**flow/config.mk**
```make
export PLATFORM = sky130hd
export DESIGN_NAME = mac_array
export DESIGN_NICKNAME = mac_array
export VERILOG_FILES = /design/flow/design.v
export SDC_FILE = /design/flow/constraint.sdc
export NUM_CORES = 4
export LEC_CHECK = 0
export CAP_MARGIN = 20
export CORE_MARGIN = 2
export CORE_UTILIZATION = 72
export PLACE_DENSITY_LB_ADDON = 0.28
export SLEW_MARGIN = 20
export TNS_END_PERCENT = 5
```
**flow/constraint.sdc**
```tcl
create_clock -name core_clock -period 7.39 [get_ports {clk}]
set_input_delay 1.4780 -clock core_clock [delete_from_list [all_inputs] [get_ports {clk}]]
set_output_delay 1.4780 -clock core_clock [all_outputs]
set_load 0.01 [all_outputs]
```
**flow/design.v**
```verilog
module vedic_2x2 (
    input  [1:0] a,
    input  [1:0] b,
    output [3:0] product
);
    wire [3:0] partial;
    wire c1, c2;
    assign partial[0] = a[0] & b[0];
    assign partial[1] = a[1] & b[0];
    assign partial[2] = a[0] & b[1];
    assign partial[3] = a[1] & b[1];
    assign product[0] = partial[0];
    assign {c1, product[1]} = partial[1] + partial[2];
    assign {c2, product[2]} = partial[3] + c1;
    assign product[3] = c2;
endmodule
module vedic_mult #(
    parameter WIDTH = 8
)(
    input  [WIDTH-1:0] a,
    input  [WIDTH-1:0] b,
    output [2*WIDTH-1:0] product
);
    generate
        if (WIDTH == 2) begin : base_case
            vedic_2x2 v2x2 (
                .a(a),
                .b(b),
                .product(product)
            );
        end else begin : recursive_case
            localparam HALF_WIDTH = WIDTH / 2;
            wire [WIDTH-1:0] q0, q1, q2, q3;
            wire [2*WIDTH-1:0] aligned_q0, aligned_q1, aligned_q2, aligned_q3;
            wire [2*WIDTH-1:0] temp1, temp2;
            vedic_mult #(HALF_WIDTH) m0 (
                .a(a[HALF_WIDTH-1:0]),
                .b(b[HALF_WIDTH-1:0]),
                .product(q0)
            );
            vedic_mult #(HALF_WIDTH) m1 (
                .a(a[WIDTH-1:HALF_WIDTH]),
                .b(b[HALF_WIDTH-1:0]),
                .product(q1)
            );
            vedic_mult #(HALF_WIDTH) m2 (
                .a(a[HALF_WIDTH-1:0]),
                .b(b[WIDTH-1:HALF_WIDTH]),
                .product(q2)
            );
            vedic_mult #(HALF_WIDTH) m3 (
                .a(a[WIDTH-1:HALF_WIDTH]),
                .b(b[WIDTH-1:HALF_WIDTH]),
                .product(q3)
            );
            assign aligned_q0 = {{WIDTH{1'b0}}, q0};
            assign aligned_q1 = {{HALF_WIDTH{1'b0}}, q1, {HALF_WIDTH{1'b0}}};
            assign aligned_q2 = {{HALF_WIDTH{1'b0}}, q2, {HALF_WIDTH{1'b0}}};
            assign aligned_q3 = {q3, {WIDTH{1'b0}}};
            assign temp1 = aligned_q0 + aligned_q1;
            assign temp2 = temp1 + aligned_q2;
            assign product = temp2 + aligned_q3;
        end
    endgenerate
endmodule
module sigmoid_activation #(
    parameter WIDTH = 16,
    parameter FRAC_BITS = 11
)(
    input  signed [WIDTH-1:0] x,
    output [WIDTH-1:0] y
);
    localparam signed [WIDTH-1:0] NEG_THRESHOLD = -(4 << FRAC_BITS);
    localparam signed [WIDTH-1:0] POS_THRESHOLD = (4 << FRAC_BITS);
    localparam [WIDTH-1:0] ZERO_VAL = {WIDTH{1'b0}};
    localparam [WIDTH-1:0] HALF_VAL = (1 << (WIDTH-1));
    localparam [WIDTH-1:0] ONE_VAL  = {WIDTH{1'b1}};
    reg [WIDTH-1:0] y_reg;
    always @(*) begin
        if ($signed(x) < NEG_THRESHOLD)
            y_reg = ZERO_VAL;
        else if ($signed(x) > POS_THRESHOLD)
            y_reg = ONE_VAL;
        else
            y_reg = HALF_VAL + {{3{x[WIDTH-1]}}, x[WIDTH-1:3]};
    end
    assign y = y_reg;
endmodule
module mac_unit #(
    parameter DATA_WIDTH = 8,
    parameter ACCUM_WIDTH = 32,
    parameter OUTPUT_WIDTH = 16,
    parameter USE_SQRT_CSLA = 1,
    parameter ENABLE_ACTIVATION = 1,
    parameter FRAC_BITS = 11
)(
    input  clk,
    input  rst_n,
    input  enable,
    input  clear_acc,
    input  [DATA_WIDTH-1:0] input_data,
    input  [DATA_WIDTH-1:0] weight,
    output [OUTPUT_WIDTH-1:0] mac_out,
    output [OUTPUT_WIDTH-1:0] activated_out,
    output valid,
    output overflow
);
    localparam MULT_WIDTH = 2 * DATA_WIDTH;
    wire [MULT_WIDTH-1:0] mult_result;
    reg [ACCUM_WIDTH-1:0] accumulator;
    reg [ACCUM_WIDTH-1:0] next_acc;
    wire [ACCUM_WIDTH:0] acc_sum;
    reg overflow_reg;
    reg valid_reg;
    vedic_mult #(
        .WIDTH(DATA_WIDTH)
    ) multiplier (
        .a(input_data),
        .b(weight),
        .product(mult_result)
    );
    assign acc_sum = {1'b0, accumulator} + {{(ACCUM_WIDTH-MULT_WIDTH+1){1'b0}}, mult_result};
    always @(*) begin
        if (enable) begin
            if (clear_acc) begin
                next_acc = {{(ACCUM_WIDTH-MULT_WIDTH){1'b0}}, mult_result};
            end else begin
                next_acc = acc_sum[ACCUM_WIDTH-1:0];
            end
        end else if (clear_acc) begin
            next_acc = {ACCUM_WIDTH{1'b0}};
        end else begin
            next_acc = accumulator;
        end
    end
    always @(posedge clk or negedge rst_n) begin
        if (!rst_n)
            accumulator <= {ACCUM_WIDTH{1'b0}};
        else
            accumulator <= next_acc;
    end
    always @(posedge clk or negedge rst_n) begin
        if (!rst_n)
            overflow_reg <= 1'b0;
        else if (clear_acc)
            overflow_reg <= 1'b0;
        else if (enable && acc_sum[ACCUM_WIDTH])
            overflow_reg <= 1'b1;
    end
    assign overflow = overflow_reg;
    assign mac_out = accumulator[OUTPUT_WIDTH-1:0];
    generate
        if (ENABLE_ACTIVATION) begin : gen_activation
            sigmoid_activation #(
                .WIDTH(OUTPUT_WIDTH),
                .FRAC_BITS(FRAC_BITS)
            ) activation (
                .x(mac_out),
                .y(activated_out)
            );
        end else begin : no_activation
            assign activated_out = mac_out;
        end
    endgenerate
    always @(posedge clk or negedge rst_n) begin
        if (!rst_n)
            valid_reg <= 1'b0;
        else
            valid_reg <= enable;
    end
    assign valid = valid_reg;
endmodule
module mac_array #(
    parameter NUM_CHANNELS = 4,
    parameter DATA_WIDTH = 8,
    parameter ACCUM_WIDTH = 32,
    parameter OUTPUT_WIDTH = 16
)(
    input  clk,
    input  rst_n,
    input  [NUM_CHANNELS-1:0] enable,
    input  [NUM_CHANNELS-1:0] clear_acc,
    input  [DATA_WIDTH*NUM_CHANNELS-1:0] input_data,
    input  [DATA_WIDTH*NUM_CHANNELS-1:0] weight,
    output [OUTPUT_WIDTH*NUM_CHANNELS-1:0] mac_out,
    output [OUTPUT_WIDTH*NUM_CHANNELS-1:0] activated_out,
    output [NUM_CHANNELS-1:0] valid,
    output [NUM_CHANNELS-1:0] overflow
);
    genvar i;
    generate
        for (i = 0; i < NUM_CHANNELS; i = i + 1) begin : mac_channels
            mac_unit #(
                .DATA_WIDTH(DATA_WIDTH),
                .ACCUM_WIDTH(ACCUM_WIDTH),
                .OUTPUT_WIDTH(OUTPUT_WIDTH)
            ) mac_inst (
                .clk(clk),
                .rst_n(rst_n),
                .enable(enable[i]),
                .clear_acc(clear_acc[i]),
                .input_data(input_data[DATA_WIDTH*(i+1)-1:DATA_WIDTH*i]),
                .weight(weight[DATA_WIDTH*(i+1)-1:DATA_WIDTH*i]),
                .mac_out(mac_out[OUTPUT_WIDTH*(i+1)-1:OUTPUT_WIDTH*i]),
                .activated_out(activated_out[OUTPUT_WIDTH*(i+1)-1:OUTPUT_WIDTH*i]),
                .valid(valid[i]),
                .overflow(overflow[i])
            );
        end
    endgenerate
endmodule
```
**flow/run.sh**
```bash
#!/bin/bash
# the make line also repeats each setting of config.mk as NAME=value (left out here)
make -C /OpenROAD-flow-scripts/flow DESIGN_CONFIG=/design/flow/config.mk WORK_HOME=/design/flow/orfs CLKGATE_MAP_FILE= finish
```
==> impl_metrics.env, run 1 <==
# yosys + openroad results
export IMPL_status="did not finish"
export IMPL_haltStage="5_1_grt"
export IMPL_firstError="[ERROR DPL-0038] Utilization greater than 100%, impossible to legalize"
export IMPL_most_common_cell="ha_1"
export IMPL_htreeDepth=4
export IMPL_syn_avg_cell_area_um2=8.439
export IMPL_xor_area_share_pct=7.971
export IMPL_core_area_mm2=0.02894
export IMPL_die_x_um=176.1
export IMPL_netlist_area_mm2=0.02132
export IMPL_hold_buffers=0
export IMPL_mux_area_share_pct=2.213
export IMPL_die_area_mm2=0.03100
export IMPL_clock_sinks=136
export IMPL_async_flop_share_pct=100.0
export IMPL_synth_edff_count=0
export IMPL_ys_cells=2526
export IMPL_ys_seq_share_pct=15.97
export IMPL_ys_top_cells_by_count="ha_1 (364), inv_1 (266), and2_1 (260)"
export IMPL_clockBufferDepth=2
export IMPL_synth_nets=3068
export IMPL_synth_distinct_cells=67
export IMPL_area_leaders="ha_1 (21%), dfrtp_1 (16%), fa_1 (9.8%)"
export IMPL_synth_flops=136
export IMPL_top_area_share_pct=21.37
export IMPL_ys_warnings_count=2
export IMPL_pin_count=210
export IMPL_yosys_most_used_dff="dfrtp_1"
export IMPL_root_buffer="clkbuf_16"
export IMPL_numCtsBuffers=17
export IMPL_ys_sh_simple_pct=19.27
export IMPL_num_rows=62
export IMPL_gp_congestion=0.9159
export IMPL_syn_inst=2526
export IMPL_pre_cts_ws_ns=-1.475
export IMPL_portBuffers=209
export IMPL_yosysTopAreaCell="ha_1"
export IMPL_synth_compound_area_share_pct=15.09
export IMPL_top_logic_kind="adder cells"
export IMPL_ys_sh_adder_pct=31.18
export IMPL_hpwl_mm=49.97
export IMPL_fp_dieH_um=176.1
export IMPL_yosys_area_mm2=0.02132
export IMPL_floorplan_core_util_pct=73.67
-- repair_timing --
action | CTS
endpoints found under the hold margin | 0
pin swaps | 190
resized | 298
cloned | 1
setup buffers | 33
endpoints found under the setup margin | 92
-- metrics by stage --
step / cells / power, mW / cell area (um2)
after floorplan: 2526 / 6.352 / 21550
after global placement: 3293 / 9.528 / 25580
after detailed placement: 3293 / 10.02 / 25580
after CTS: 3359 / 11.94 / 27580
==> inputs of run 2 (changes only) <==
- CORE_UTILIZATION: 72 -> 66
- CTS_CLUSTER_SIZE: default -> 62
- PLACE_DENSITY_LB_ADDON: 0.28 -> default
- TNS_END_PERCENT: 5 -> default
- clock period: 7.39 -> 6.89 ns (I/O delays scaled with it)
==> run 2 against run 1 <==
- the layout now fails its checks (setup timing)
- synthesized cell count did not move
- synthesized area did not move
- die size rose by 8.9%
==> impl_metrics.env, run 2 <==
# physical design summary
export IMPL_synth_distinct_cells=67
export IMPL_xor_area_share_pct=7.971
export IMPL_htreeDepth=4
export IMPL_fin_crit_sh_pct=126.9
export IMPL_dr_first_iter_drc_count=3409
export IMPL_gp_congestion=0.9089
export IMPL_rsz0062_at_grt="true"
export IMPL_hp_start="mac_channels[1].mac_inst.overflow_reg"
export IMPL_drcViolationCount=0
export IMPL_seqPwrFrac_pct=7.8
export IMPL_portBuffers=209
export IMPL_numCtsBuffers=17
export IMPL_cpPeakStageDelay_ns=0.96
export IMPL_synth_compound_area_share_pct=15.09
export IMPL_r2r_end="mac_channels[3].mac_inst.accumulator[14]"
export IMPL_p_leak_nw=14.65
export IMPL_top_area_share_pct=21.37
export IMPL_fin_worst_skew_ns=0.01619
export IMPL_cp_required_ns=7.21
export IMPL_r2r_slack_ns=3.36
export IMPL_p_sw_share_pct=50.35
export IMPL_path_delay_family="adder cells"
export IMPL_dpl_instance_area_mm2=0.02628
export IMPL_clkLatencyLatePin_ns=0.44
export IMPL_root_buffer="clkbuf_16"
export IMPL_pwr_share_comb_pct=86.6
export IMPL_timing_critical_path_fanout_max=4
export IMPL_async_flop_share_pct=100.0
export IMPL_cts_tree="yes"
export IMPL_yosys_most_used_dff="dfrtp_1"
export IMPL_critPathLaunchType="input pin"
export IMPL_tightest_slew_ns=1.275
export IMPL_grt_start_max_net_pins=83
export IMPL_floorplan_core_util_pct=67.21
export IMPL_ant_nets=0
export IMPL_dp_cells=3332
export IMPL_pg_seq_mw=1.30
export IMPL_die_x_um=183.7
export IMPL_clockBufferDepth=2
export IMPL_ys_warnings_count=2
export IMPL_fin_nets=3583
export IMPL_most_common_cell="ha_1"
export IMPL_antenna_found_initial=2
export IMPL_syn_avg_cell_area_um2=8.439
export IMPL_p_clk_uw=934
export IMPL_yosysTopAreaCell="ha_1"
export IMPL_worst_slack_ns=-1.854
export IMPL_grt_pass1_wl_mm=103.5
export IMPL_num_rows=65
export IMPL_crit_start="weight[17]"
export IMPL_slew_violations=0
export IMPL_synth_flops=136
export IMPL_fmax_ghz=0.1144
export IMPL_hold_end="mac_channels[1].mac_inst.overflow_reg"
export IMPL_power_leader="combinational cells"
export IMPL_die_area_mm2=0.03375
export IMPL_grt_usage_pct=37.65
export IMPL_pre_cts_ws_ns=-1.460
export IMPL_cpMaxStageDelayCell="o21ai_0"
export IMPL_area_leaders="ha_1 (21%), dfrtp_1 (16%), fa_1 (9.8%)"
export IMPL_mux_area_share_pct=2.213
export IMPL_hpwl_mm=44.93
export IMPL_clock_power_share_pct=5.6
export IMPL_ys_cells=2526
export IMPL_yosys_area_mm2=0.02132
export IMPL_p_int_mw=8.297
export IMPL_gr_total_overflow=0
export IMPL_area_growth_pct=41.72
export IMPL_crit_type="in2reg"
export IMPL_hold_depth=2
export IMPL_arrival_ns=9.07
export IMPL_crit_end="mac_channels[2].mac_inst.accumulator[22]"
export IMPL_worstRegToRegCells=12
export IMPL_comb_power_mw=14.5
export IMPL_pin_count=210
export IMPL_setup_viol=97
export IMPL_vias=24711
export IMPL_ys_top_cells_by_count="ha_1 (364), inv_1 (266), and2_1 (260)"
export IMPL_cp_buffers_inverters=9
export IMPL_clock_sinks=136
export IMPL_status="complete, but fails checks"
export IMPL_crit_path_end_kind="register"
export IMPL_clkTransAtPathRegs_ns=0.07
export IMPL_core_area_mm2=0.03172
export IMPL_ys_sh_adder_pct=31.18
export IMPL_top_logic_kind="adder cells"
export IMPL_netlist_area_mm2=0.02132
export IMPL_wl_per_cell_um=27.26
export IMPL_wl_mm=94.20
export IMPL_firstDrtPassIters=10
export IMPL_hold_class="reg2reg"
export IMPL_powerDensity_mw_per_mm2=553.2
export IMPL_grt_pass1_vias=21868
export IMPL_fp_dieH_um=183.7
export IMPL_vias_per_cell=7.150
export IMPL_holdWs_ns=0.5495
export IMPL_so_faults="setup timing"
export IMPL_drv_cap=0
export IMPL_timing_rr_start="mac_channels[3].mac_inst.accumulator[0]"
export IMPL_cpMostUsedCell="buf_4"
export IMPL_final_cells=3456
export IMPL_ys_sh_simple_pct=19.27
export IMPL_peakVddDrop_mv=0.4554
export IMPL_netSwitchingPower_mw=8.413
export IMPL_fin_area_mm2=0.03021
export IMPL_synth_nets=3068
export IMPL_period_minus_slack_ns=8.744
export IMPL_hold_viol_final=0
export IMPL_syn_inst=2526
export IMPL_warning_count=43
export IMPL_ys_seq_share_pct=15.97
export IMPL_worst_path_stages=31
export IMPL_slew_headroom_pct=14.68
export IMPL_synth_edff_count=0
==> run 2: cell type report <==
class | instances | area, um2
clock inverters | 10 | 97.59
multi-input cells | 2000 | 19320
flip-flops and latches | 136 | 3403
fillers | 815 | 1509
well taps | 402 | 503.0
inverters | 267 | 1002
clock buffers | 21 | 460.4
diodes | 1 | 2.502
repair buffers | 619 | 5415
==> run 2: metrics by stage <==
stage / power (mW) / TNS (ns) / util, %
2_1_floorplan: 7.140 / -10.49 / -
3_3_place_gp: 10.54 / -84.45 / 82.85
3_5_place_dp: 10.90 / -101.97 / 82.85
4_1_cts: 12.91 / -15.30 / 89.14
5_1_grt: 17.19 / -78.88 / 95.23
6_report: 16.71 / -64.44 / 95.24
==> run 2: timing repair <==
item | in CTS | in global routing
buffers inserted | 49 | 50
setup endpoints to repair | 97 | 96
gates cloned | 0 | 1
pin swaps | 262 | 307
hold buffers | 0 | 0
gates resized | 340 | 321
==> run 2: routing by layer <==
layer,global-route usage [%],share of wire (%),up-vias
met2,68.94,45,2664
met5,0,0.062,-
met3,5.210,12,1179
li1,-,-,9577
met1,43.16,31,11287
met4,17.95,12,4
==> inputs of run 3 (changes only) <==
- CORE_UTILIZATION: 66 -> 72
- CTS_CLUSTER_DIAMETER: default -> 231
- CTS_CLUSTER_SIZE: 62 -> 45
- PLACE_DENSITY_LB_ADDON: default -> 0.24
- TNS_END_PERCENT: default -> 5
- clock period: 6.89 -> 7.21 ns (I/O delays scaled with it)
==> run 3 against run 2 <==
- the flow now stops in 5_1_grt
- synthesized area did not move
- synthesized cell count did not move
- die size fell by 8.2%
==> impl_metrics.env, run 3 <==
# yosys + openroad results
export IMPL_status="did not finish"
export IMPL_haltStage="5_1_grt"
export IMPL_firstError="[ERROR GRT-0232] Routing congestion too high. Check the congestion heatmap in the GUI."
export IMPL_area_leaders="ha_1 (21%), dfrtp_1 (16%), fa_1 (9.8%)"
export IMPL_root_buffer="clkbuf_16"
export IMPL_syn_avg_cell_area_um2=8.439
export IMPL_num_rows=62
export IMPL_ys_seq_share_pct=15.97
export IMPL_synth_compound_area_share_pct=15.09
export IMPL_ys_sh_simple_pct=19.27
export IMPL_synth_distinct_cells=67
export IMPL_synth_flops=136
export IMPL_clockBufferDepth=2
export IMPL_gr_total_overflow=137
export IMPL_clock_sinks=136
export IMPL_ys_top_cells_by_count="ha_1 (364), inv_1 (266), and2_1 (260)"
export IMPL_most_common_cell="ha_1"
export IMPL_yosys_most_used_dff="dfrtp_1"
export IMPL_dp_cells=3307
export IMPL_ys_sh_adder_pct=31.18
export IMPL_yosysTopAreaCell="ha_1"
export IMPL_floorplan_core_util_pct=73.67
export IMPL_gp_congestion=0.9134
export IMPL_hpwl_mm=51.22
export IMPL_syn_inst=2526
export IMPL_xor_area_share_pct=7.971
export IMPL_htreeDepth=4
export IMPL_core_area_mm2=0.02894
export IMPL_die_area_mm2=0.03100
export IMPL_synth_nets=3068
export IMPL_die_x_um=176.1
export IMPL_pre_cts_ws_ns=-1.646
export IMPL_portBuffers=209
export IMPL_mux_area_share_pct=2.213
export IMPL_fp_dieH_um=176.1
export IMPL_grt_usage_pct=76.36
export IMPL_netlist_area_mm2=0.02132
export IMPL_top_logic_kind="adder cells"
export IMPL_pin_count=210
export IMPL_synth_edff_count=0
export IMPL_yosys_area_mm2=0.02132
export IMPL_ys_warnings_count=2
export IMPL_top_area_share_pct=21.37
export IMPL_ys_cells=2526
export IMPL_async_flop_share_pct=100.0
export IMPL_numCtsBuffers=17
## run 3: layer usage
metal	track usage, %	GRT overflow
met5	11.86	0
met4	79.06	41
met3	57.36	2
met2	96.88	94
met1	75.68	0
## run 3: timing repair
action / CTS
endpoints found under the hold margin: 0
pin swaps: 209
cloned: 1
buffers inserted: 36
hold buffers: 0
resized: 316
endpoints found under the setup margin: 95
## run 3: metrics by stage
step	area (um2)	hold slack [ns]
global placement	25690	0.5134
CTS	27720	0.5500
detailed placement	25690	0.5278
floorplan	21560	0.4637
==> inputs of run 4 (changes only) <==
- CORE_UTILIZATION: 72 -> 62
- CTS_CLUSTER_DIAMETER: 231 -> 329
- CTS_CLUSTER_SIZE: 45 -> 99
- PLACE_DENSITY_LB_ADDON: 0.24 -> default
- TNS_END_PERCENT: 5 -> default
- clock period: 7.21 -> 9.93 ns (I/O delays scaled with it)
==> run 4 against run 3 <==
- the run now finishes clean
- synthesized area did not move
- synthesized cell count did not move
- die size rose by 16%
==> impl_metrics.env, run 4 <==
# physical design summary
export IMPL_final_comb_area_mm2=0.01614
export IMPL_ant_nets=0
export IMPL_most_common_cell="ha_1"
export IMPL_syn_inst=2526
export IMPL_syn_avg_cell_area_um2=8.439
export IMPL_cpMaxStageDelayCell="fa_1"
export IMPL_cpMostUsedCell="ha_1"
export IMPL_netSwitchingPower_mw=3.275
export IMPL_pg_seq_uw=848
export IMPL_p_sw_share_pct=49.45
export IMPL_core_area_mm2=0.03370
export IMPL_power_leader="combinational cells"
export IMPL_die_x_um=189.4
export IMPL_postCtsSetupBuffers=0
export IMPL_hpwl_mm=39.13
export IMPL_p_leak_nw=12.30
export IMPL_powerDensity_mw_per_mm2=277.0
export IMPL_portBuffers=209
export IMPL_pin_count=210
export IMPL_wl_per_cell_um=15.74
export IMPL_p_int_mw=3.348
export IMPL_firstDrtPassIters=5
export IMPL_slew_headroom_pct=26.14
export IMPL_grt_pass1_wl_mm=84.53
export IMPL_area_leaders="ha_1 (21%), dfrtp_1 (16%), fa_1 (9.8%)"
export IMPL_pwr_share_comb_pct=77.5
export IMPL_ys_warnings_count=2
export IMPL_worst_slack_ns=0.6967
export IMPL_async_flop_share_pct=100.0
export IMPL_holdWs_ns=0.4998
export IMPL_ys_cells=2526
export IMPL_drcViolationCount=0
export IMPL_worst_path_stages=27
export IMPL_setup_viol=0
export IMPL_clkLatencyLatePin_ns=0.43
export IMPL_tightest_slew_ns=1.099
export IMPL_top_logic_kind="adder cells"
export IMPL_ys_top_cells_by_count="ha_1 (364), inv_1 (266), and2_1 (260)"
export IMPL_netlist_area_mm2=0.02132
export IMPL_crit_path_end_kind="register"
export IMPL_grt_start_max_net_pins=70
export IMPL_timing_rr_start="mac_channels[3].mac_inst.accumulator[5]"
export IMPL_rsz0062_at_grt="false"
export IMPL_synth_edff_count=0
export IMPL_fp_dieH_um=189.4
export IMPL_peakVddDrop_mv=0.2055
export IMPL_clock_sinks=136
export IMPL_arrival_ns=9.55
export IMPL_pre_cts_ws_ns=0.3141
export IMPL_synth_compound_area_share_pct=15.09
export IMPL_numCtsBuffers=17
export IMPL_tns_ns=0
export IMPL_cts_tree="yes"
export IMPL_synth_nets=3068
export IMPL_xor_area_share_pct=7.971
export IMPL_htreeDepth=4
export IMPL_root_buffer="clkbuf_16"
export IMPL_num_antenna_cells=0
export IMPL_timing_critical_path_fanout_max=8
export IMPL_seqPwrFrac_pct=12.8
export IMPL_cts_resized=0
export IMPL_fin_nets=3189
export IMPL_gr_total_overflow=0
export IMPL_cp_buffers_inverters=2
export IMPL_clock_power_share_pct=9.7
export IMPL_die_area_mm2=0.03588
export IMPL_slew_violations=0
export IMPL_drv_cap=0
export IMPL_r2r_end="mac_channels[3].mac_inst.accumulator[21]"
export IMPL_ys_seq_share_pct=15.97
export IMPL_top_area_share_pct=21.37
export IMPL_wl_mm=48.93
export IMPL_yosysTopAreaCell="ha_1"
export IMPL_hold_buffers=0
export IMPL_cp_required_ns=10.25
export IMPL_num_rows=67
export IMPL_crit_end="mac_channels[2].mac_inst.accumulator[24]"
export IMPL_fill_cells=2756
export IMPL_vias=17786
export IMPL_warning_count=40
export IMPL_crit_type="in2reg"
export IMPL_crit_start="weight[16]"
export IMPL_hold_viol_final=0
export IMPL_status="timing/DRC/antenna clean"
export IMPL_grt_usage_pct=28.09
export IMPL_gp_congestion=0.8664
export IMPL_hold_end="mac_channels[1].mac_inst.overflow_reg"
export IMPL_antenna_found_initial=0
export IMPL_fin_worst_skew_ns=0.01424
export IMPL_yosys_area_mm2=0.02132
export IMPL_period_minus_slack_ns=9.233
export IMPL_path_delay_family="adder cells"
export IMPL_yosys_most_used_dff="dfrtp_1"
export IMPL_fin_crit_sh_pct=92.98
export IMPL_area_growth_pct=12.14
export IMPL_hold_class="reg2reg"
export IMPL_vias_per_cell=5.723
export IMPL_floorplan_core_util_pct=63.25
export IMPL_hp_start="mac_channels[1].mac_inst.overflow_reg"
export IMPL_ys_sh_simple_pct=19.27
export IMPL_p_clk_uw=641
export IMPL_dr_first_iter_drc_count=857
export IMPL_ys_sh_adder_pct=31.18
export IMPL_comb_power_mw=5.13
export IMPL_mux_area_share_pct=2.213
export IMPL_synth_flops=136
export IMPL_synth_distinct_cells=67
export IMPL_grt_pass1_vias=17926
export IMPL_hold_depth=2
export IMPL_clkTransAtPathRegs_ns=0.07
export IMPL_critPathLaunchType="input pin"
export IMPL_clockBufferDepth=2
export IMPL_final_seq_area_mm2=0.003403
export IMPL_fmax_ghz=0.1083
export IMPL_worstRegToRegCells=8
export IMPL_cpPeakStageDelay_ns=0.55
export IMPL_r2r_slack_ns=6.62
run 4: routing by layer:
metal	vias to the layer above	track usage [%]	part of all wire (%)
met3	67	3.170	4.1
met2	383	49.10	48
li1	8811	-	-
met4	0	7.185	2.1
met1	8525	37.02	46
met5	-	0	0
run 4: per-stage QoR:
step	power [mW]	util (%)	instance area, um2	instances
finish	6.623	70.94	23910	3108
floorplan	4.605	-	21320	2526
global placement	5.810	69.20	23320	3076
CTS	6.610	70.94	23910	3108
global route	7.286	70.94	23910	3108
detailed placement	5.915	69.20	23320	3076
run 4: cell type report:
class | instances | share of cell area (%)
multi-input cells | 2000 | 67.52
flip-flops and latches | 136 | 14.24
repair buffers | 225 | 9.259
inverters | 267 | 4.192
well taps | 448 | 2.345
clock buffers | 17 | 1.780
clock inverters | 15 | 0.6647
==> inputs of run 5 (changes only) <==
- ABC_AREA: default -> 1
- CORE_UTILIZATION: 62 -> 68
- CTS_CLUSTER_DIAMETER: 329 -> default
- CTS_CLUSTER_SIZE: 99 -> 96
- PLACE_DENSITY: default -> 0.38
- clock period: 9.93 -> 6.4 ns (I/O delays scaled with it)
==> run 5 against run 4 <==
- the run now fails in 5_1_grt
- synthesized cell count is 50% higher
- die size rose by 2.9%
- synthesized area increased by 13%
==> impl_metrics.env, run 5 <==
# yosys + openroad results
export IMPL_status="did not finish"
export IMPL_haltStage="5_1_grt"
export IMPL_firstError="[ERROR GRT-0232] Routing congestion too high. Check the congestion heatmap in the GUI."
export IMPL_numCtsBuffers=17
export IMPL_top_logic_kind="simple AND/OR/NAND/NOR gates"
export IMPL_ys_sh_adder_pct=27.58
export IMPL_mux_area_share_pct=0
export IMPL_htreeDepth=4
export IMPL_pin_count=210
export IMPL_synth_nets=4339
export IMPL_root_buffer="clkbuf_16"
export IMPL_gr_total_overflow=182
export IMPL_syn_avg_cell_area_um2=6.338
export IMPL_dpl_instance_area_mm2=0.02827
export IMPL_ys_cells=3797
export IMPL_most_common_cell="nand2_1"
export IMPL_synth_edff_count=0
export IMPL_gp_congestion=0.9971
export IMPL_die_x_um=192.1
export IMPL_synth_flops=136
export IMPL_grt_usage_pct=79.98
export IMPL_top_area_share_pct=18.92
export IMPL_die_area_mm2=0.03691
export IMPL_core_area_mm2=0.03471
export IMPL_yosys_area_mm2=0.02407
export IMPL_num_rows=68
export IMPL_ys_sh_simple_pct=29.48
export IMPL_clockBufferDepth=2
export IMPL_xor_area_share_pct=3.749
export IMPL_syn_inst=3797
export IMPL_synth_distinct_cells=37
export IMPL_yosysTopAreaCell="ha_1"
export IMPL_area_leaders="ha_1 (19%), nand2_1 (16%), dfrtp_1 (14%)"
export IMPL_hpwl_mm=53.80
export IMPL_clock_sinks=136
export IMPL_ys_top_cells_by_count="nand2_1 (1055), inv_1 (861), ha_1 (364)"
export IMPL_synth_compound_area_share_pct=7.237
export IMPL_portBuffers=209
export IMPL_ys_warnings_count=2
export IMPL_fp_dieH_um=192.1
export IMPL_floorplan_core_util_pct=69.33
export IMPL_netlist_area_mm2=0.02407
export IMPL_ys_seq_share_pct=14.14
export IMPL_yosys_most_used_dff="dfrtp_1"
export IMPL_async_flop_share_pct=100.0
==> run 5: metal layers <==
| layer | GRT overflow | global-route usage (%) |
|---|---|---|
| met5 | 1 | 31.18 |
| met4 | 67 | 85.17 |
| met3 | 3 | 65.69 |
| met2 | 109 | 96.61 |
| met1 | 2 | 77.19 |
==> run 5: per-stage QoR <==
stage / power [mW] / std cells / setup slack [ns] / TNS, ns / hold slack [ns]
4_1_cts: 13.90 / 4614 / -0.007495 / -0.01456 / 0.5191
3_5_place_dp: 11.74 / 4521 / -0.9859 / -87.68 / 0.5081
3_3_place_gp: 11.40 / 4521 / -0.8126 / -70.70 / 0.5059
2_1_floorplan: 8.066 / 3797 / -0.009355 / -0.01344 / 0.4958
==> run 5: timing repair <==
action                                  in CTS
endpoints found under the hold margin        0
resized                                    325
hold buffers                                 0
endpoints found under the setup margin     103
pin swaps                                  227
buffers inserted                            61
==> inputs of run 6 (changes only) <==
- ABC_AREA: 1 -> 0
- CELL_PAD_IN_SITES_DETAIL_PLACEMENT: default -> 0
- CORE_ASPECT_RATIO: default -> 0.94
- CORE_UTILIZATION: 68 -> 30
- CTS_CLUSTER_SIZE: 96 -> default
- GPL_ROUTABILITY_DRIVEN: default -> 1
- GPL_TIMING_DRIVEN: default -> 0
- MAX_ROUTING_LAYER: default -> met4
- PLACE_DENSITY: 0.38 -> default
- PLACE_DENSITY_LB_ADDON: default -> 0.18
- SLEW_MARGIN: 20 -> 15
- TNS_END_PERCENT: default -> 60
- clock period: 6.4 -> 8.07 ns (I/O delays scaled with it)
==> run 6 against run 5 <==
- the run now finishes clean
- synthesized area shrank 11%
- die size grew 98%
- synthesized cell count shrank 33%
==> impl_metrics.env, run 6 <==
# physical design summary
export IMPL_status="timing/DRC/antenna clean"
export IMPL_powerDensity_mw_per_mm2=350.9
export IMPL_gr_total_overflow=0
export IMPL_ys_warnings_count=2
export IMPL_root_buffer="clkbuf_16"
export IMPL_warning_count=39
export IMPL_hold_depth=1
export IMPL_yosys_area_mm2=0.02132
export IMPL_top_usage_layer="met2"
export IMPL_timing_rr_start="mac_channels[3].mac_inst.accumulator[0]"
export IMPL_grt_pass1_wl_mm=93.54
export IMPL_core_area_mm2=0.07021
export IMPL_most_common_cell="ha_1"
export IMPL_vias=17984
export IMPL_netSwitchingPower_mw=4.399
export IMPL_wl_per_cell_um=15.24
export IMPL_arrival_ns=8.20
export IMPL_fill_cells=7237
export IMPL_fin_nets=3316
export IMPL_floorplan_core_util_pct=30.36
export IMPL_ys_sh_simple_pct=19.27
export IMPL_worst_slack_ns=0.2621
export IMPL_top_area_share_pct=21.37
export IMPL_ys_cells=2526
export IMPL_antenna_found_initial=1
export IMPL_pre_cts_ws_ns=-1.528
export IMPL_comb_power_mw=7.27
export IMPL_grtUsageMet2_pct=26.14
export IMPL_dr_first_iter_drc_count=783
export IMPL_vias_per_cell=4.863
export IMPL_p_leak_nw=13.04
export IMPL_ys_top_cells_by_count="ha_1 (364), inv_1 (266), and2_1 (260)"
export IMPL_cp_buffers_inverters=3
export IMPL_clkLatencyLatePin_ns=0.48
export IMPL_netlist_area_mm2=0.02132
export IMPL_fin_worst_skew_ns=0.009116
export IMPL_peakVddDrop_mv=0.1801
export IMPL_p_sw_share_pct=48.26
export IMPL_cpMostUsedCell="ha_1"
export IMPL_firstDrtPassIters=5
export IMPL_synth_compound_area_share_pct=15.09
export IMPL_crit_path_end_kind="register"
export IMPL_die_x_um=278.9
export IMPL_hpwl_mm=45.00
export IMPL_slew_violations=0
export IMPL_crit_end="mac_channels[1].mac_inst.accumulator[18]"
export IMPL_clockBufferDepth=2
export IMPL_area_growth_pct=21.86
export IMPL_r2r_end="mac_channels[3].mac_inst.accumulator[22]"
export IMPL_grt_start_max_net_pins=80
export IMPL_htreeDepth=4
export IMPL_syn_avg_cell_area_um2=8.439
export IMPL_fin_crit_sh_pct=96.75
export IMPL_num_rows=94
export IMPL_syn_inst=2526
export IMPL_pin_count=210
export IMPL_tns_ns=0
export IMPL_worst_path_stages=28
export IMPL_setup_viol=0
export IMPL_final_cells=3698
export IMPL_crit_start="weight[8]"
export IMPL_hold_viol_final=0
export IMPL_drcViolationCount=0
export IMPL_pwr_share_comb_pct=79.7
export IMPL_final_seq_area_mm2=0.003403
export IMPL_p_total_mw=9.116
export IMPL_slew_headroom_pct=47.43
export IMPL_power_leader="combinational cells"
export IMPL_seqPwrFrac_pct=11.6
export IMPL_mux_area_share_pct=2.213
export IMPL_grt_usage_pct=15.98
export IMPL_async_flop_share_pct=100.0
export IMPL_clock_power_share_pct=8.7
export IMPL_cpPeakStageDelay_ns=0.55
export IMPL_period_minus_slack_ns=7.808
export IMPL_synth_flops=136
export IMPL_cpMaxStageDelayCell="fa_1"
export IMPL_r2r_slack_ns=5.01
export IMPL_portBuffers=208
export IMPL_ys_seq_share_pct=15.97
export IMPL_gp_congestion=0.8548
export IMPL_cp_required_ns=8.46
export IMPL_top_logic_kind="adder cells"
export IMPL_die_area_mm2=0.07321
export IMPL_grt_pass1_vias=18150
export IMPL_clock_sinks=136
export IMPL_fp_dieH_um=262.4
export IMPL_worstRegToRegCells=10
export IMPL_synth_edff_count=0
export IMPL_ant_nets=0
export IMPL_ys_sh_adder_pct=31.18
export IMPL_pg_seq_mw=1.05
export IMPL_p_int_mw=4.717
export IMPL_met3_usage_pct=2.267
export IMPL_area_leaders="ha_1 (21%), dfrtp_1 (16%), fa_1 (9.8%)"
export IMPL_numCtsBuffers=17
export IMPL_tightest_slew_ns=0.7886
export IMPL_hold_end="mac_channels[2].mac_inst.overflow_reg"
export IMPL_hold_class="reg2reg"
export IMPL_synth_nets=3068
export IMPL_drv_cap=0
export IMPL_cts_tree="yes"
export IMPL_hp_start="mac_channels[2].mac_inst.overflow_reg"
export IMPL_synth_distinct_cells=67
export IMPL_yosys_most_used_dff="dfrtp_1"
export IMPL_final_comb_area_mm2=0.01685
export IMPL_path_delay_family="adder cells"
export IMPL_wl_mm=56.35
export IMPL_xor_area_share_pct=7.971
export IMPL_yosysTopAreaCell="ha_1"
export IMPL_fmax_ghz=0.1281
export IMPL_dp_cells=3647
export IMPL_critPathLaunchType="input pin"
export IMPL_crit_type="in2reg"
export IMPL_clkTransAtPathRegs_ns=0.06
export IMPL_use_met1_pct=20.90
export IMPL_p_clk_uw=796
export IMPL_timing_critical_path_fanout_max=8
run 6: metal layers:
metal	vias up	part of all wire (%)
li1	9029	-
met1	8730	49
met2	185	48
met3	40	2.3
met4	0	1.3
met5	-	0
run 6: cell type report:
type | instances | share of cell area (%)
Multi-Input combinational cell | 2000 | 64.85
Clock buffer | 22 | 1.787
Buffer | 117 | 2.875
Inverter | 267 | 3.858
Tap cell | 912 | 4.393
Sequential cell | 136 | 13.10
Clock inverter | 8 | 0.3805
Timing Repair Buffer | 235 | 8.747
Antenna cell | 1 | 0.009633
run 6: timing repair:
item                                    4_1_cts  5_1_grt
setup buffers                                13       12
pin swaps                                    27       54
hold buffers                                  0        0
endpoints found under the setup margin       78       83
cloned                                        1        0
resized                                      97      134
run 6: stage by stage:
stage | hold slack, ns | cell area (um2) | utilization, %
6_report | 0.5144 | 25980 | 37.00
5_1_grt | 0.5415 | 25980 | 37.00
4_1_cts | 0.5212 | 25500 | 36.32
3_5_place_dp | 0.5068 | 24580 | 35.01
3_3_place_gp | 0.5012 | 24550 | 34.97
2_1_floorplan | 0.4637 | 21330 | -
==> inputs of run 7 (changes only) <==
- ABC_AREA: 0 -> default
- CELL_PAD_IN_SITES_DETAIL_PLACEMENT: 0 -> default
- CORE_ASPECT_RATIO: 0.94 -> default
- CORE_UTILIZATION: 30 -> 69
- CTS_CLUSTER_SIZE: default -> 24
- GPL_ROUTABILITY_DRIVEN: 1 -> default
- GPL_TIMING_DRIVEN: 0 -> default
- PLACE_DENSITY_LB_ADDON: 0.18 -> default
- SETUP_SLACK_MARGIN: default -> 0.25
- SLEW_MARGIN: 15 -> 20
- TNS_END_PERCENT: 60 -> default
- clock period: 8.07 -> 4.68 ns (I/O delays scaled with it)
==> run 7 against run 6 <==
- the flow now stops in 4_1_cts
- synthesized cell count unchanged
- synthesized area did not move
- die size shrank 56%
==> impl_metrics.env, run 7 <==
# yosys + openroad results
export IMPL_ys_cells=2526
export IMPL_ys_seq_share_pct=15.97
export IMPL_async_flop_share_pct=100.0
export IMPL_synth_edff_count=0
export IMPL_ys_sh_simple_pct=19.27
export IMPL_ys_sh_adder_pct=31.18
export IMPL_pin_count=210
export IMPL_hpwl_mm=47.95
export IMPL_firstError="[ERROR DPL-0033] detailed placement checks failed during check placement."
export IMPL_most_common_cell="ha_1"
export IMPL_dp_cells=3343
export IMPL_die_area_mm2=0.03232
export IMPL_synth_distinct_cells=67
export IMPL_mux_area_share_pct=2.213
export IMPL_die_x_um=179.8
export IMPL_synth_compound_area_share_pct=15.09
export IMPL_ys_warnings_count=2
export IMPL_gp_congestion=0.9438
export IMPL_portBuffers=209
export IMPL_yosys_area_mm2=0.02132
export IMPL_yosysTopAreaCell="ha_1"
export IMPL_status="did not finish"
export IMPL_synth_flops=136
export IMPL_ys_top_cells_by_count="ha_1 (364), inv_1 (266), and2_1 (260)"
export IMPL_haltStage="4_1_cts"
export IMPL_syn_inst=2526
export IMPL_fp_dieH_um=179.8
export IMPL_top_logic_kind="adder cells"
export IMPL_floorplan_core_util_pct=69.87
export IMPL_core_area_mm2=0.03051
export IMPL_syn_avg_cell_area_um2=8.439
export IMPL_dpl_instance_area_mm2=0.02700
export IMPL_top_area_share_pct=21.37
export IMPL_area_leaders="ha_1 (21%), dfrtp_1 (16%), fa_1 (9.8%)"
export IMPL_xor_area_share_pct=7.971
export IMPL_synth_nets=3068
export IMPL_yosys_most_used_dff="dfrtp_1"
export IMPL_num_rows=64
export IMPL_netlist_area_mm2=0.02132
run 7: stage by stage:
| step | setup TNS [ns] | setup slack, ns |
|---|---|---|
| 2_1_floorplan | -175.55 | -2.225 |
| 3_3_place_gp | -276.02 | -2.986 |
| 3_5_place_dp | -297.96 | -3.170 |
==> inputs of run 8 (changes only) <==
- CORE_UTILIZATION: 69 -> 66
- CTS_CLUSTER_SIZE: 24 -> 45
- MAX_ROUTING_LAYER: met4 -> default
- PLACE_DENSITY: default -> 0.64
- SETUP_SLACK_MARGIN: 0.25 -> default
- TNS_END_PERCENT: default -> 5
- clock period: 4.68 -> 7.07 ns (I/O delays scaled with it)
==> run 8 against run 7 <==
- the layout now fails its checks (setup timing)
- synthesized cell count is the same
- synthesized area is the same
- die size grew 4.4%
==> impl_metrics.env, run 8 <==
# physical design summary
export IMPL_grt_start_max_net_pins=73
export IMPL_cpMostUsedCell="ha_4"
export IMPL_async_flop_share_pct=100.0
export IMPL_clock_power_share_pct=7.2
export IMPL_netSwitchingPower_mw=6.260
export IMPL_die_x_um=183.7
export IMPL_clkLatencyLatePin_ns=0.45
export IMPL_timing_rr_start="mac_channels[3].mac_inst.accumulator[0]"
export IMPL_tns_ns=-20.75
export IMPL_synth_edff_count=0
export IMPL_most_common_cell="ha_1"
export IMPL_cp_buffers_inverters=3
export IMPL_cpPeakStageDelay_ns=0.53
export IMPL_num_antenna_cells=0
export IMPL_xor_area_share_pct=7.971
export IMPL_setup_viol=83
export IMPL_warning_count=43
export IMPL_p_total_mw=13.43
export IMPL_top_logic_kind="adder cells"
export IMPL_so_faults="setup timing"
export IMPL_p_clk_uw=969
export IMPL_wl_mm=68.39
export IMPL_ys_cells=2526
export IMPL_powerDensity_mw_per_mm2=473.2
export IMPL_mux_area_share_pct=2.213
export IMPL_hold_end="mac_channels[2].mac_inst.overflow_reg"
export IMPL_grt_pass1_wl_mm=104.0
export IMPL_netlist_area_mm2=0.02132
export IMPL_numCtsBuffers=17
export IMPL_peakVddDrop_mv=0.3587
export IMPL_hold_depth=1
export IMPL_gr_total_overflow=0
export IMPL_power_leader="combinational cells"
export IMPL_htreeDepth=4
export IMPL_ant_nets=0
export IMPL_worst_slack_ns=-0.5055
export IMPL_antenna_found_initial=0
export IMPL_syn_inst=2526
export IMPL_pg_seq_mw=1.20
export IMPL_synth_nets=3068
export IMPL_comb_power_mw=11.3
export IMPL_p_int_mw=7.166
export IMPL_critPathLaunchType="input pin"
export IMPL_cp_required_ns=7.41
export IMPL_cpMaxStageDelayCell="or4_4"
export IMPL_top_area_share_pct=21.37
export IMPL_pin_count=210
export IMPL_clockBufferDepth=2
export IMPL_cts_tree="yes"
export IMPL_p_leak_nw=14.26
export IMPL_crit_type="in2reg"
export IMPL_holdWs_ns=0.5170
export IMPL_synth_flops=136
export IMPL_grt_pass1_vias=21846
export IMPL_rsz0062_at_grt="true"
export IMPL_dpl_instance_area_mm2=0.02568
export IMPL_seqPwrFrac_pct=9.0
export IMPL_tightest_slew_ns=1.086
export IMPL_hpwl_mm=45.34
export IMPL_die_area_mm2=0.03375
export IMPL_synth_distinct_cells=67
export IMPL_slew_headroom_pct=27.31
export IMPL_vias_per_cell=6.200
export IMPL_num_rows=65
export IMPL_area_leaders="ha_1 (21%), dfrtp_1 (16%), fa_1 (9.8%)"
export IMPL_firstDrtPassIters=6
export IMPL_ys_seq_share_pct=15.97
export IMPL_arrival_ns=7.92
export IMPL_worstRegToRegCells=10
export IMPL_portBuffers=209
export IMPL_path_delay_family="adder cells"
export IMPL_yosys_most_used_dff="dfrtp_1"
export IMPL_ys_warnings_count=2
export IMPL_clock_sinks=136
export IMPL_r2r_end="mac_channels[3].mac_inst.accumulator[22]"
export IMPL_r2r_slack_ns=3.88
export IMPL_yosys_area_mm2=0.02132
export IMPL_drv_cap=0
export IMPL_grt_usage_pct=37.99
export IMPL_hp_start="mac_channels[2].mac_inst.overflow_reg"
export IMPL_wl_per_cell_um=20.13
export IMPL_clkTransAtPathRegs_ns=0.08
export IMPL_pwr_share_comb_pct=83.8
export IMPL_ys_sh_adder_pct=31.18
export IMPL_yosysTopAreaCell="ha_1"
export IMPL_fin_nets=3525
export IMPL_crit_end="mac_channels[2].mac_inst.accumulator[22]"
export IMPL_hold_class="reg2reg"
export IMPL_crit_path_end_kind="register"
export IMPL_gp_congestion=0.9206
export IMPL_fin_area_mm2=0.02837
export IMPL_hold_viol_final=0
export IMPL_status="complete, but fails checks"
export IMPL_ys_sh_simple_pct=19.27
export IMPL_fin_worst_skew_ns=0.01392
export IMPL_core_area_mm2=0.03172
export IMPL_slew_violations=0
export IMPL_crit_start="input_data[16]"
export IMPL_area_growth_pct=33.11
export IMPL_vias=21069
export IMPL_p_sw_share_pct=46.62
export IMPL_fin_crit_sh_pct=107.1
export IMPL_fmax_ghz=0.1320
export IMPL_period_minus_slack_ns=7.575
export IMPL_timing_critical_path_fanout_max=4
export IMPL_worst_path_stages=28
export IMPL_drcViolationCount=0
export IMPL_fp_dieH_um=183.7
export IMPL_floorplan_core_util_pct=67.21
export IMPL_ys_top_cells_by_count="ha_1 (364), inv_1 (266), and2_1 (260)"
export IMPL_root_buffer="clkbuf_16"
export IMPL_synth_compound_area_share_pct=15.09
export IMPL_dr_first_iter_drc_count=1660
export IMPL_syn_avg_cell_area_um2=8.439
## run 8: layout make-up
| type | count | area [um2] |
|---|---|---|
| Inverter | 267 | 1002 |
| Timing Repair Buffer | 560 | 4840 |
| Clock buffer | 17 | 425.4 |
| Clock inverter | 15 | 180.2 |
| Sequential cell | 136 | 3403 |
| Multi-Input combinational cell | 2001 | 18020 |
| Fill cell | 1482 | 3343 |
| Tap cell | 402 | 503.0 |
## run 8: repair_timing
action / 4_1_cts / 5_1_grt
setup endpoints to repair: 96 / 92
gates resized: 297 / 136
gates cloned: 1 / 0
pin swaps: 206 / 118
hold buffers: 0 / 0
buffers inserted: 37 / 10
## run 8: stage by stage
step / utilization, % / instances / setup slack, ns
2_1_floorplan: - / 2526 / -0.3465
3_3_place_gp: 80.96 / 3319 / -1.283
3_5_place_dp: 80.96 / 3319 / -1.380
4_1_cts: 87.24 / 3389 / -0.3108
5_1_grt: 89.46 / 3398 / -0.6774
6_report: 89.46 / 3398 / -0.5055
## run 8: routing by layer
layer  routed length (um)  GRT usage [%]  vias to the layer above
met1                25160          43.07                    10144
met4                 3889          18.91                        0
met3                 5165          6.795                      384
met5                    0              0                        -
li1                     -              -                     9458
met2                34180          68.59                     1083
==> inputs of run 9 (changes only) <==
- ABC_AREA: default -> 0
- CORE_UTILIZATION: 66 -> 71
- CTS_CLUSTER_DIAMETER: default -> 196
- CTS_CLUSTER_SIZE: 45 -> 34
- GPL_ROUTABILITY_DRIVEN: default -> 1
- GPL_TIMING_DRIVEN: default -> 1
- HOLD_SLACK_MARGIN: default -> -0.0
- MIN_ROUTING_LAYER: default -> met1
- PLACE_DENSITY: 0.64 -> default
- PLACE_DENSITY_LB_ADDON: default -> 0.26
- SLEW_MARGIN: 20 -> 35
- clock period: 7.07 -> 6.54 ns (I/O delays scaled with it)
==> run 9 against run 8 <==
- the run now fails in 5_1_grt
- die size down 6.9%
- synthesized area unchanged
- synthesized cell count unchanged
==> impl_metrics.env, run 9 <==
# yosys + openroad results
export IMPL_floorplan_core_util_pct=71.92
export IMPL_ys_warnings_count=2
export IMPL_synth_flops=136
export IMPL_synth_compound_area_share_pct=15.09
export IMPL_area_leaders="ha_1 (21%), dfrtp_1 (16%), fa_1 (9.8%)"
export IMPL_ys_sh_adder_pct=31.18
export IMPL_fp_dieH_um=177.3
export IMPL_haltStage="5_1_grt"
export IMPL_firstError="[ERROR DPL-0038] Utilization greater than 100%, impossible to legalize"
export IMPL_synth_distinct_cells=67
export IMPL_ys_cells=2526
export IMPL_gp_congestion=0.9340
export IMPL_pin_count=210
export IMPL_yosys_most_used_dff="dfrtp_1"
export IMPL_netlist_area_mm2=0.02132
export IMPL_synth_edff_count=0
export IMPL_syn_inst=2526
export IMPL_dpl_instance_area_mm2=0.02587
export IMPL_top_area_share_pct=21.37
export IMPL_clock_sinks=136
export IMPL_mux_area_share_pct=2.213
export IMPL_ys_seq_share_pct=15.97
export IMPL_root_buffer="clkbuf_16"
export IMPL_ys_top_cells_by_count="ha_1 (364), inv_1 (266), and2_1 (260)"
export IMPL_die_area_mm2=0.03142
export IMPL_portBuffers=209
export IMPL_hpwl_mm=49.44
export IMPL_htreeDepth=4
export IMPL_pre_cts_ws_ns=-1.881
export IMPL_core_area_mm2=0.02964
export IMPL_clockBufferDepth=2
export IMPL_num_rows=63
export IMPL_numCtsBuffers=17
export IMPL_most_common_cell="ha_1"
export IMPL_yosys_area_mm2=0.02132
export IMPL_yosysTopAreaCell="ha_1"
export IMPL_die_x_um=177.3
export IMPL_syn_avg_cell_area_um2=8.439
export IMPL_status="did not finish"
export IMPL_synth_nets=3068
export IMPL_ys_sh_simple_pct=19.27
export IMPL_async_flop_share_pct=100.0
export IMPL_xor_area_share_pct=7.971
export IMPL_top_logic_kind="adder cells"
[run 9: what timing repair did]
action                                  in CTS
gates resized                              336
setup buffers                               34
pin swaps                                  198
endpoints found under the setup margin     103
hold buffers                                 0
[run 9: stage by stage]
step	instances	total power, mW
after floorplan	2526	7.179
after global placement	3334	10.98
after detailed placement	3334	11.50
after CTS	3397	13.97
==> inputs of run 10 (changes only) <==
- ABC_AREA: 0 -> default
- CTS_CLUSTER_DIAMETER: 196 -> 131
- CTS_CLUSTER_SIZE: 34 -> 24
- GPL_ROUTABILITY_DRIVEN: 1 -> default
- GPL_TIMING_DRIVEN: 1 -> default
- HOLD_SLACK_MARGIN: -0.0 -> 0.3
- MIN_ROUTING_LAYER: met1 -> default
- PLACE_DENSITY_LB_ADDON: 0.26 -> default
- SETUP_SLACK_MARGIN: default -> 1.18
- SLEW_MARGIN: 35 -> 5
- TNS_END_PERCENT: 5 -> 60
- clock period: 6.54 -> 4.68 ns (I/O delays scaled with it)
==> run 10 against run 9 <==
- die size is the same
- the run fails in 4_1_cts
- synthesized area did not move
- synthesized cell count did not move
==> impl_metrics.env, run 10 <==
# yosys + openroad results
export IMPL_status="did not finish"
export IMPL_haltStage="4_1_cts"
export IMPL_firstError="[ERROR DPL-0038] Utilization greater than 100%, impossible to legalize"
export IMPL_fp_dieH_um=177.3
export IMPL_num_rows=63
export IMPL_most_common_cell="ha_1"
export IMPL_syn_avg_cell_area_um2=8.439
export IMPL_ys_warnings_count=2
export IMPL_yosys_area_mm2=0.02132
export IMPL_synth_distinct_cells=67
export IMPL_async_flop_share_pct=100.0
export IMPL_top_logic_kind="adder cells"
export IMPL_synth_nets=3068
export IMPL_synth_flops=136
export IMPL_mux_area_share_pct=2.213
export IMPL_die_area_mm2=0.03142
export IMPL_pre_cts_ws_ns=-3.133
export IMPL_pin_count=210
export IMPL_yosysTopAreaCell="ha_1"
export IMPL_top_area_share_pct=21.37
export IMPL_hpwl_mm=50.38
export IMPL_area_leaders="ha_1 (21%), dfrtp_1 (16%), fa_1 (9.8%)"
export IMPL_synth_edff_count=0
export IMPL_netlist_area_mm2=0.02132
export IMPL_syn_inst=2526
export IMPL_floorplan_core_util_pct=71.92
export IMPL_core_area_mm2=0.02964
export IMPL_ys_sh_simple_pct=19.27
export IMPL_ys_sh_adder_pct=31.18
export IMPL_die_x_um=177.3
export IMPL_gp_congestion=0.9076
export IMPL_ys_cells=2526
export IMPL_xor_area_share_pct=7.971
export IMPL_portBuffers=209
export IMPL_ys_seq_share_pct=15.97
export IMPL_yosys_most_used_dff="dfrtp_1"
export IMPL_ys_top_cells_by_count="ha_1 (364), inv_1 (266), and2_1 (260)"
export IMPL_synth_compound_area_share_pct=15.09
run 10: through the flow:
stage          TNS, ns  cell area, um2  std cells
2_1_floorplan  -179.46           22240       2526
3_3_place_gp   -276.05           26720       3361
3_5_place_dp   -305.82           26720       3361
==> inputs of run 11 (changes only) <==
- ABC_AREA: default -> 0
- CELL_PAD_IN_SITES_DETAIL_PLACEMENT: default -> 1
- CORE_ASPECT_RATIO: default -> 1.61
- CORE_UTILIZATION: 71 -> 72
- CTS_CLUSTER_DIAMETER: 131 -> default
- CTS_CLUSTER_SIZE: 24 -> 59
- GPL_ROUTABILITY_DRIVEN: default -> 1
- GPL_TIMING_DRIVEN: default -> 1
- HOLD_SLACK_MARGIN: 0.3 -> 0.11
- MAX_ROUTING_LAYER: default -> met4
- PLACE_DENSITY_LB_ADDON: default -> 0.0
- SETUP_SLACK_MARGIN: 1.18 -> 0.53
- SLEW_MARGIN: 5 -> 20
- TNS_END_PERCENT: 60 -> default
- clock period: 4.68 -> 13.5 ns (I/O delays scaled with it)
==> run 11 against run 10 <==
- the run fails in 3_5_place_dp
- die size down 1.2%
- synthesized cell count unchanged
- synthesized area unchanged
==> impl_metrics.env, run 11 <==
# yosys + openroad results
export IMPL_status="did not finish"
export IMPL_die_x_um=139.6
export IMPL_most_common_cell="ha_1"
export IMPL_synth_distinct_cells=67
export IMPL_syn_inst=2526
export IMPL_yosys_most_used_dff="dfrtp_1"
export IMPL_die_area_mm2=0.03104
export IMPL_num_rows=80
export IMPL_yosysTopAreaCell="ha_1"
export IMPL_synth_compound_area_share_pct=15.09
export IMPL_ys_sh_adder_pct=31.18
export IMPL_xor_area_share_pct=7.971
export IMPL_haltStage="3_5_place_dp"
export IMPL_mux_area_share_pct=2.213
export IMPL_portBuffers=209
export IMPL_syn_avg_cell_area_um2=8.439
export IMPL_ys_top_cells_by_count="ha_1 (364), inv_1 (266), and2_1 (260)"
export IMPL_synth_flops=136
export IMPL_firstError="[ERROR DPL-0033] detailed placement checks failed during check placement."
export IMPL_fp_dieH_um=222.3
export IMPL_ys_seq_share_pct=15.97
export IMPL_area_leaders="ha_1 (21%), dfrtp_1 (16%), fa_1 (9.8%)"
export IMPL_yosys_area_mm2=0.02132
export IMPL_gp_congestion=0.9277
export IMPL_synth_nets=3068
export IMPL_async_flop_share_pct=100.0
export IMPL_top_area_share_pct=21.37
export IMPL_ys_cells=2526
export IMPL_top_logic_kind="adder cells"
export IMPL_synth_edff_count=0
export IMPL_netlist_area_mm2=0.02132
export IMPL_ys_warnings_count=2
export IMPL_floorplan_core_util_pct=72.44
export IMPL_ys_sh_simple_pct=19.27
export IMPL_core_area_mm2=0.02943
export IMPL_pin_count=210
==> run 11: per-stage QoR <==
| stage | total power [mW] | setup WS [ns] | hold slack (ns) |
|---|---|---|---|
| after global placement | 4.281 | 3.333 | 0.4928 |
| after floorplan | 3.387 | 4.180 | 0.4637 |
==> inputs of run 12 (changes only) <==
- ABC_AREA: 0 -> default
- CELL_PAD_IN_SITES_DETAIL_PLACEMENT: 1 -> default
- CORE_ASPECT_RATIO: 1.61 -> default
- CORE_MARGIN: 2 -> 10
- CORE_UTILIZATION: 72 -> 60
- CTS_CLUSTER_DIAMETER: default -> 242
- CTS_CLUSTER_SIZE: 59 -> 98
- GPL_ROUTABILITY_DRIVEN: 1 -> default
- GPL_TIMING_DRIVEN: 1 -> default
- HOLD_SLACK_MARGIN: 0.11 -> default
- MAX_ROUTING_LAYER: met4 -> default
- PLACE_DENSITY_LB_ADDON: 0.0 -> default
- SETUP_SLACK_MARGIN: 0.53 -> -0.8
- TNS_END_PERCENT: default -> 35
- clock period: 13.5 -> 8.5 ns (I/O delays scaled with it)
==> run 12 against run 11 <==
- now fails the layout checks on setup timing
- die size increased by 40%
- synthesized cell count unchanged
- synthesized area unchanged
==> impl_metrics.env, run 12 <==
# physical design summary
export IMPL_ant_nets=0
export IMPL_p_int_mw=4.493
export IMPL_drcViolationCount=0
export IMPL_synth_compound_area_share_pct=15.09
export IMPL_p_leak_nw=13.05
export IMPL_hold_end="mac_channels[2].mac_inst.overflow_reg"
export IMPL_warning_count=40
export IMPL_gr_total_overflow=0
export IMPL_slew_violations=0
export IMPL_postCtsSetupBuffers=0
export IMPL_hold_viol_final=0
export IMPL_top_logic_kind="adder cells"
export IMPL_most_common_cell="ha_1"
export IMPL_r2r_slack_ns=5.38
export IMPL_grt_pass1_vias=19211
export IMPL_r2r_end="mac_channels[3].mac_inst.accumulator[22]"
export IMPL_yosysTopAreaCell="ha_1"
export IMPL_xor_area_share_pct=7.971
export IMPL_p_clk_uw=734
export IMPL_numCtsBuffers=17
export IMPL_ys_sh_adder_pct=31.18
export IMPL_root_buffer="clkbuf_16"
export IMPL_synth_edff_count=0
export IMPL_critPathLaunchType="input pin"
export IMPL_worst_path_stages=27
export IMPL_antenna_found_initial=0
export IMPL_portBuffers=209
export IMPL_period_minus_slack_ns=8.709
export IMPL_cp_buffers_inverters=2
export IMPL_grt_start_max_net_pins=88
export IMPL_worstRegToRegCells=10
export IMPL_hold_buffers=0
export IMPL_grt_usage_pct=24.81
export IMPL_peakVddDrop_mv=0.2430
export IMPL_tightest_slew_ns=0.9376
export IMPL_crit_type="in2reg"
export IMPL_hold_depth=1
export IMPL_fin_worst_skew_ns=0.01310
export IMPL_syn_inst=2526
export IMPL_drv_cap=0
export IMPL_floorplan_core_util_pct=61.26
export IMPL_cpMaxStageDelayCell="fa_1"
export IMPL_synth_nets=3068
export IMPL_setup_viol=13
export IMPL_synth_flops=136
export IMPL_netlist_area_mm2=0.02132
export IMPL_yosys_area_mm2=0.02132
export IMPL_area_leaders="ha_1 (21%), dfrtp_1 (16%), fa_1 (9.8%)"
export IMPL_p_total_mw=8.481
export IMPL_cpPeakStageDelay_ns=0.55
export IMPL_path_delay_family="adder cells"
export IMPL_timing_rr_start="mac_channels[3].mac_inst.accumulator[0]"
export IMPL_vias=18495
export IMPL_clock_power_share_pct=8.7
export IMPL_synth_distinct_cells=67
export IMPL_ys_sh_simple_pct=19.27
export IMPL_cp_required_ns=8.81
export IMPL_grt_pass1_wl_mm=92.29
export IMPL_clkTransAtPathRegs_ns=0.05
export IMPL_seqPwrFrac_pct=11.9
export IMPL_netSwitchingPower_mw=3.988
export IMPL_arrival_ns=9.02
export IMPL_cts_tree="yes"
export IMPL_p_sw_share_pct=47.02
export IMPL_crit_path_end_kind="register"
export IMPL_fin_crit_sh_pct=102.5
export IMPL_fp_dieH_um=208.5
export IMPL_crit_end="mac_channels[2].mac_inst.accumulator[24]"
export IMPL_syn_avg_cell_area_um2=8.439
export IMPL_die_x_um=208.5
export IMPL_area_growth_pct=17.72
export IMPL_ys_top_cells_by_count="ha_1 (364), inv_1 (266), and2_1 (260)"
export IMPL_firstDrtPassIters=6
export IMPL_power_leader="combinational cells"
export IMPL_num_rows=68
export IMPL_ys_warnings_count=2
export IMPL_num_antenna_cells=0
export IMPL_pwr_share_comb_pct=79.5
export IMPL_crit_start="weight[16]"
export IMPL_pg_seq_mw=1.01
export IMPL_die_area_mm2=0.04347
export IMPL_async_flop_share_pct=100.0
export IMPL_mux_area_share_pct=2.213
export IMPL_cpMostUsedCell="ha_1"
export IMPL_yosys_most_used_dff="dfrtp_1"
export IMPL_wl_per_cell_um=16.56
export IMPL_hp_start="mac_channels[2].mac_inst.overflow_reg"
export IMPL_powerDensity_mw_per_mm2=338.0
export IMPL_worst_slack_ns=-0.2092
export IMPL_hpwl_mm=44.28
export IMPL_core_area_mm2=0.03480
export IMPL_dr_first_iter_drc_count=964
export IMPL_top_area_share_pct=21.37
export IMPL_fin_nets=3345
export IMPL_so_faults="setup timing"
export IMPL_pin_count=210
export IMPL_fmax_ghz=0.1148
export IMPL_htreeDepth=4
export IMPL_cts_resized=0
export IMPL_hold_class="reg2reg"
export IMPL_wl_mm=54.16
export IMPL_comb_power_mw=6.74
export IMPL_ys_cells=2526
export IMPL_status="complete, but fails checks"
export IMPL_vias_per_cell=5.654
export IMPL_clock_sinks=136
export IMPL_clkLatencyLatePin_ns=0.44
export IMPL_slew_headroom_pct=37.26
export IMPL_ys_seq_share_pct=15.97
export IMPL_clockBufferDepth=2
export IMPL_gp_congestion=0.8941
export IMPL_timing_critical_path_fanout_max=6
export IMPL_pre_cts_ws_ns=-0.5475
==> run 12: final cells by class <==
type,instances,area [um2]
Clock buffer,20,456.7
Clock inverter,12,118.9
Fill cell,2796,9704
Inverter,267,1002
Multi-Input combinational cell,2000,16150
Sequential cell,136,3403
Tap cell,455,569.3
Timing Repair Buffer,381,3397
==> run 12: through the flow <==
step / util (%) / hold WS, ns / std cells / setup TNS [ns] / area (um2)
after floorplan: - / 0.4637 / 2526 / 0 / 21320
after global placement: 70.44 / 0.5034 / 3239 / -9.157 / 24510
after detailed placement: 70.44 / 0.5265 / 3239 / -16.93 / 24510
after CTS: 72.10 / 0.5388 / 3271 / -1.365 / 25090
after global routing: 72.11 / 0.5534 / 3271 / -16.32 / 25090
final: 72.11 / 0.5300 / 3271 / -0.9902 / 25090
==> run 12: per-layer routing <==
layer  up-vias  track usage [%]  wire length (um)
met2       373            43.46             26550
met4         0            6.401              1010
met5         -                0                 0
met3        71            3.654              2407
met1      8933            31.13             24190
li1       9118                -                 -
==> inputs of run 13 (changes only) <==
- CORE_MARGIN: 10 -> 2
- CORE_UTILIZATION: 60 -> 66
- CTS_CLUSTER_DIAMETER: 242 -> 317
- CTS_CLUSTER_SIZE: 98 -> 38
- MAX_ROUTING_LAYER: default -> met4
- SETUP_SLACK_MARGIN: -0.8 -> default
- TNS_END_PERCENT: 35 -> 5
- clock period: 8.5 -> 6.52 ns (I/O delays scaled with it)
==> run 13 against run 12 <==
- the layout still fails its checks (setup timing)
- die size is 22% lower
- critical endpoint is now mac_channels[3].mac_inst.accumulator[18]
- sequential cell count stayed put
- critical path depth is 7 higher
- synthesized area stayed put
==> impl_metrics.env, run 13 <==
# physical design summary
export IMPL_so_faults="setup timing"
export IMPL_num_rows=65
export IMPL_cpMostUsedCell="buf_4"
export IMPL_fin_worst_skew_ns=0.01788
export IMPL_xor_area_share_pct=7.971
export IMPL_vias_per_cell=6.612
export IMPL_fp_dieH_um=183.7
export IMPL_comb_power_mw=13.5
export IMPL_grt_usage_pct=41.03
export IMPL_ys_sh_simple_pct=19.27
export IMPL_final_cells=3437
export IMPL_final_seq_area_mm2=0.003403
export IMPL_top_logic_kind="adder cells"
export IMPL_pre_cts_ws_ns=-1.998
export IMPL_fill_cells=1186
export IMPL_final_core_util_pct=92.01
export IMPL_root_buffer="clkbuf_16"
export IMPL_antenna_found_initial=1
export IMPL_pwr_share_comb_pct=85.3
export IMPL_yosysTopAreaCell="ha_1"
export IMPL_fmax_ghz=0.1296
export IMPL_rsz0062_at_grt="true"
export IMPL_setup_viol=97
export IMPL_htreeDepth=4
export IMPL_hold_viol_final=0
export IMPL_warning_count=44
export IMPL_tightest_slew_ns=1.149
export IMPL_crit_end="mac_channels[3].mac_inst.accumulator[18]"
export IMPL_mux_area_share_pct=2.213
export IMPL_synth_flops=136
export IMPL_drcViolationCount=0
export IMPL_netlist_area_mm2=0.02132
export IMPL_grt_start_max_net_pins=77
export IMPL_drv_cap=0
export IMPL_core_area_mm2=0.03172
export IMPL_seqPwrFrac_pct=8.4
export IMPL_period_minus_slack_ns=7.716
export IMPL_clkLatencyLatePin_ns=0.46
export IMPL_slew_violations=0
export IMPL_die_x_um=183.7
export IMPL_cpMaxStageDelayCell="fa_1"
export IMPL_hpwl_mm=45.73
export IMPL_pin_count=210
export IMPL_area_leaders="ha_1 (21%), dfrtp_1 (16%), fa_1 (9.8%)"
export IMPL_worst_slack_ns=-1.196
export IMPL_hold_class="reg2reg"
export IMPL_ys_top_cells_by_count="ha_1 (364), inv_1 (266), and2_1 (260)"
export IMPL_hold_depth=1
export IMPL_cpPeakStageDelay_ns=0.55
export IMPL_final_comb_area_mm2=0.01857
export IMPL_wl_mm=80.98
export IMPL_pg_seq_mw=1.33
export IMPL_p_clk_uw=988
export IMPL_syn_avg_cell_area_um2=8.439
export IMPL_ant_nets=0
export IMPL_p_leak_nw=14.53
export IMPL_ys_seq_share_pct=15.97
export IMPL_grt_pass1_vias=22505
export IMPL_synth_compound_area_share_pct=15.09
export IMPL_cp_buffers_inverters=12
export IMPL_critPathLaunchType="input pin"
export IMPL_cts_tree="yes"
export IMPL_slew_headroom_pct=23.15
export IMPL_timing_critical_path_fanout_max=4
export IMPL_crit_path_end_kind="register"
export IMPL_synth_nets=3068
export IMPL_async_flop_share_pct=100.0
export IMPL_vias=22726
export IMPL_portBuffers=209
export IMPL_top_area_share_pct=21.37
export IMPL_status="complete, but fails checks"
## run 13: metal layers
metal / track usage (%) / share of wire [%]
met1: 45.15 / 34
met2: 72.15 / 47
met3: 7.072 / 10
met4: 19.49 / 8.9
met5: - / 0
## run 13: cell type report
class / instances / share of cell area [%]
Clock inverter: 15 / 0.4502
Sequential cell: 136 / 11.66
Tap cell: 402 / 1.723
Multi-Input combinational cell: 2001 / 63.62
Timing Repair Buffer: 597 / 17.64
Inverter: 267 / 3.434
Clock buffer: 17 / 1.458
Antenna cell: 2 / 0.01715
## run 13: what timing repair did
| action | 4_1_cts | 5_1_grt |
|---|---|---|
| cloned | 1 | 0 |
| hold buffers | 0 | 0 |
| resized | 386 | 181 |
| hold endpoints to repair | 0 | 0 |
| pin swaps | 266 | 138 |
| setup buffers | 46 | 16 |
| endpoints found under the setup margin | 103 | 102 |
## run 13: per-stage QoR
| stage | power [mW] | area [um2] | TNS (ns) | hold WS (ns) |
|---|---|---|---|---|
| floorplan | 7.201 | 21560 | -53.13 | 0.4637 |
| global placement | 11.00 | 25850 | -142.34 | 0.4918 |
| detailed placement | 11.29 | 25850 | -158.78 | 0.5023 |
| CTS | 13.60 | 28210 | -47.85 | 0.5177 |
| global route | 16.47 | 29180 | -86.50 | 0.5335 |
| finish | 15.79 | 29180 | -69.25 | 0.5111 |
Power is estimated from default activity; no workload was simulated.
